## run 1
## TIA
module TIA(A,  
			Din,  
			Dout,  
			CS_n,  
			CS,  
			R_W_n,  
			RDY,  
			MASTERCLK,  
			BUS_EN,  
			idump_in,  
			Ilatch,  
			HSYNC,  
			HBLANK,  
			VSYNC,  
			VBLANK,  
			COLOROUT,  
			RES_n,  
			audv0,  
			audv1);
==> flow/config.mk <==
export PLATFORM = sky130hd
export DESIGN_NAME = TIA
export DESIGN_NICKNAME = TIA
export VERILOG_FILES = /design/flow/design.v
export SDC_FILE = /design/flow/constraint.sdc
export NUM_CORES = 4
export LEC_CHECK = 0
export ABC_AREA = 0
export CAP_MARGIN = 20
export CELL_PAD_IN_SITES_DETAIL_PLACEMENT = 1
export CORE_MARGIN = 3
export CORE_UTILIZATION = 53
export GPL_TIMING_DRIVEN = 0
export HOLD_SLACK_MARGIN = 0.23
export MAX_ROUTING_LAYER = met5
export PLACE_DENSITY = 0.56
export SETUP_SLACK_MARGIN = 1.91
export SLEW_MARGIN = 10
==> flow/constraint.sdc <==
create_clock -name core_clock -period 9.08 [get_ports {MASTERCLK}]
set_input_delay 1.8160 -clock core_clock [delete_from_list [all_inputs] [get_ports {MASTERCLK}]]
set_output_delay 1.8160 -clock core_clock [all_outputs]
set_load 0.01 [all_outputs]
run.sh (not shown) runs the stock make flow with config.mk's settings and CLKGATE_MAP_FILE=.
What the final checks of run 1 revealed, after a flow that finished every stage, was a layout that fails on setup timing.
> inputs changed (run 1 -> run 2)
==> flow/config.mk <==
export PLATFORM = sky130hd
export DESIGN_NAME = TIA
export DESIGN_NICKNAME = TIA
export VERILOG_FILES = /design/flow/design.v
export SDC_FILE = /design/flow/constraint.sdc
export NUM_CORES = 4
export LEC_CHECK = 0
export CAP_MARGIN = 20
export CORE_ASPECT_RATIO = 0.94
export CORE_MARGIN = 2
export CORE_UTILIZATION = 44
export GPL_TIMING_DRIVEN = 0
export PLACE_DENSITY_LB_ADDON = 0.07
export SLEW_MARGIN = 40
==> flow/constraint.sdc <==
create_clock -name core_clock -period 8.88 [get_ports {MASTERCLK}]
set_input_delay 1.7760 -clock core_clock [delete_from_list [all_inputs] [get_ports {MASTERCLK}]]
set_output_delay 1.7760 -clock core_clock [all_outputs]
set_load 0.01 [all_outputs]
==> comparison <==
- According to the power report, total power for run 2 is lower than for run 1.
- Startpoint of the worst setup timing path: hCount[1] -> run 2, hCount[2] -> run 1
- Summary of run 1 and run 2: one run falls short of a clean finish, namely run 1.
- Although run 1 finished all stages, its layout failed final checks on setup timing.
- On via count, run 2 does better than run 1.
- Slew at the pin closest to its max-slew limit (higher): run 1
- Per the comparison of run 2 with run 1, total cell area reported by yosys after synthesis held; clock network power went down about 3%.
- Ratio of final minimum period to clock period sits lower in run 2 than in run 1.
- Aggregate routed wire length (run 1 / run 2): 1.4
Input-level comparison between run 3 and run 2:
==> flow/config.mk <==
export PLATFORM = sky130hd
export DESIGN_NAME = TIA
export DESIGN_NICKNAME = TIA
export VERILOG_FILES = /design/flow/design.v
export SDC_FILE = /design/flow/constraint.sdc
export NUM_CORES = 4
export LEC_CHECK = 0
export ABC_AREA = 1
export CAP_MARGIN = 20
export CORE_MARGIN = 2
export CORE_UTILIZATION = 69
export CTS_CLUSTER_DIAMETER = 238
export CTS_CLUSTER_SIZE = 15
export PLACE_DENSITY = 0.6
export SLEW_MARGIN = 20
==> flow/constraint.sdc <==
create_clock -name core_clock -period 5.86 [get_ports {MASTERCLK}]
set_input_delay 1.1720 -clock core_clock [delete_from_list [all_inputs] [get_ports {MASTERCLK}]]
set_output_delay 1.1720 -clock core_clock [all_outputs]
set_load 0.01 [all_outputs]
--- outcome ---
What the final checks of run 3 revealed, after a flow that finished every stage, was a layout that fails on setup timing. Compared with run 2, in run 3 adder-cell area share of the yosys netlist now sits higher, worst setup slack now sits lower, number of distinct library cells after synthesis now sits lower. Of the two values seen for power group with the highest consumption, sequential cells was produced by run 3 and clock by run 2. Against run 2, HPWL after detailed placement in run 3 came out better. Final weighted congestion of routability-driven global placement in run 3 is 7.3% higher than in run 2. Going from run 2 to run 3, total cell area at the placement stage shrank by a little under 10%. Comparing run 2 and run 3, number of signal-net inverters in the final layout is higher on run 3.
#### Input delta (run 4 over run 3)
==> flow/config.mk <==
export PLATFORM = sky130hd
export DESIGN_NAME = TIA
export DESIGN_NICKNAME = TIA
export VERILOG_FILES = /design/flow/design.v
export SDC_FILE = /design/flow/constraint.sdc
export NUM_CORES = 4
export LEC_CHECK = 0
export CAP_MARGIN = 20
export CORE_MARGIN = 2
export CORE_UTILIZATION = 72
export CTS_CLUSTER_DIAMETER = 30
export CTS_CLUSTER_SIZE = 35
export PLACE_DENSITY_LB_ADDON = 0.28
export SETUP_SLACK_MARGIN = 1.1
export SLEW_MARGIN = 20
==> flow/constraint.sdc <==
create_clock -name core_clock -period 8.52 [get_ports {MASTERCLK}]
set_input_delay 1.7040 -clock core_clock [delete_from_list [all_inputs] [get_ports {MASTERCLK}]]
set_output_delay 1.7040 -clock core_clock [all_outputs]
set_load 0.01 [all_outputs]
Findings:
Run 4 finished every step from synthesis to the final layout, and the layout passed the timing, design-rule and antenna checks.
sky130_fd_sc_hd__or4b_4 as the library cell contributing the largest single delay on the critical path was reported by run 4, and sky130_fd_sc_hd__dfxtp_1 by run 3.
Relative to run 3, the via count measured on run 4 has increased by a little under 10%.
Compared with run 3, run 4 shows a higher synthesized-area fraction occupied by ao, oa, aoi and oai cells.
Run 3 has a higher number of multi-input combinational cells than run 4.
The following lists how run 5 was set up differently from run 4:
diff --git a/flow/config.mk b/flow/config.mk
--- a/flow/config.mk
+++ b/flow/config.mk
@@ -9,7 +9,6 @@
 export CORE_MARGIN = 2
 export CORE_UTILIZATION = 72
-export CTS_CLUSTER_DIAMETER = 30
-export CTS_CLUSTER_SIZE = 35
-export PLACE_DENSITY_LB_ADDON = 0.28
-export SETUP_SLACK_MARGIN = 1.1
+export MAX_ROUTING_LAYER = met4
+export PLACE_DENSITY_LB_ADDON = 0.01
+export SETUP_SLACK_MARGIN = 2.33
 export SLEW_MARGIN = 20
==> flow/constraint.sdc <==
create_clock -name core_clock -period 8.59 [get_ports {MASTERCLK}]
set_input_delay 1.7180 -clock core_clock [delete_from_list [all_inputs] [get_ports {MASTERCLK}]]
set_output_delay 1.7180 -clock core_clock [all_outputs]
set_load 0.01 [all_outputs]
--- outcome ---
[run 5 vs run 4] share of power burned in combinational logic: higher in run 5
What run 5 reported for number of filler cells placed in the layout has to be multiplied by 0.943 to get the figure for run 4.
| clock power | run 5 vs run 4 | better |
Run 5 vs. run 4: share of the clock period used by the worst path after layout decreased 6.2 points; total non-filler cell area in the finished layout went down about 0.7%.
Re relative area change from synthesis to final layout: run 4 and run 5 aren't equal, and the lower value belongs to run 5.
Run 5 went all the way through the flow, and no timing, DRC or antenna check failed.
Setup changes, run 5 to run 6
==> flow/config.mk <==
export PLATFORM = sky130hd
export DESIGN_NAME = TIA
export DESIGN_NICKNAME = TIA
export VERILOG_FILES = /design/flow/design.v
export SDC_FILE = /design/flow/constraint.sdc
export NUM_CORES = 4
export LEC_CHECK = 0
export ABC_AREA = 1
export CAP_MARGIN = 20
export CORE_MARGIN = 2
export CORE_UTILIZATION = 70
export CTS_CLUSTER_DIAMETER = 227
export PLACE_DENSITY = 0.6
export SLEW_MARGIN = 20
==> flow/constraint.sdc <==
create_clock -name core_clock -period 6.06 [get_ports {MASTERCLK}]
set_input_delay 1.2120 -clock core_clock [delete_from_list [all_inputs] [get_ports {MASTERCLK}]]
set_output_delay 1.2120 -clock core_clock [all_outputs]
set_load 0.01 [all_outputs]
## What came out
Run 6 does worse than run 5 on sum of internal, switching and leakage power. Sort run 5 and run 6 by detailed-route wire length per cell, descending, and run 5 comes first. Part of the total power dissipated in combinational logic: run 6 vs run 5 up 2.6 points. Final design instance area without fill shrinks by more than 10% when moving from run 5 to run 6. Non-clock buffer count: run 5 and run 6 compared, higher one is run 5. Post-detailed-routing wire length (higher): run 5. Going from run 5 to run 6, the core utilization was found to have gone down by 6.2 points.
No activity file was given, so power comes from the tool's default toggle rates.
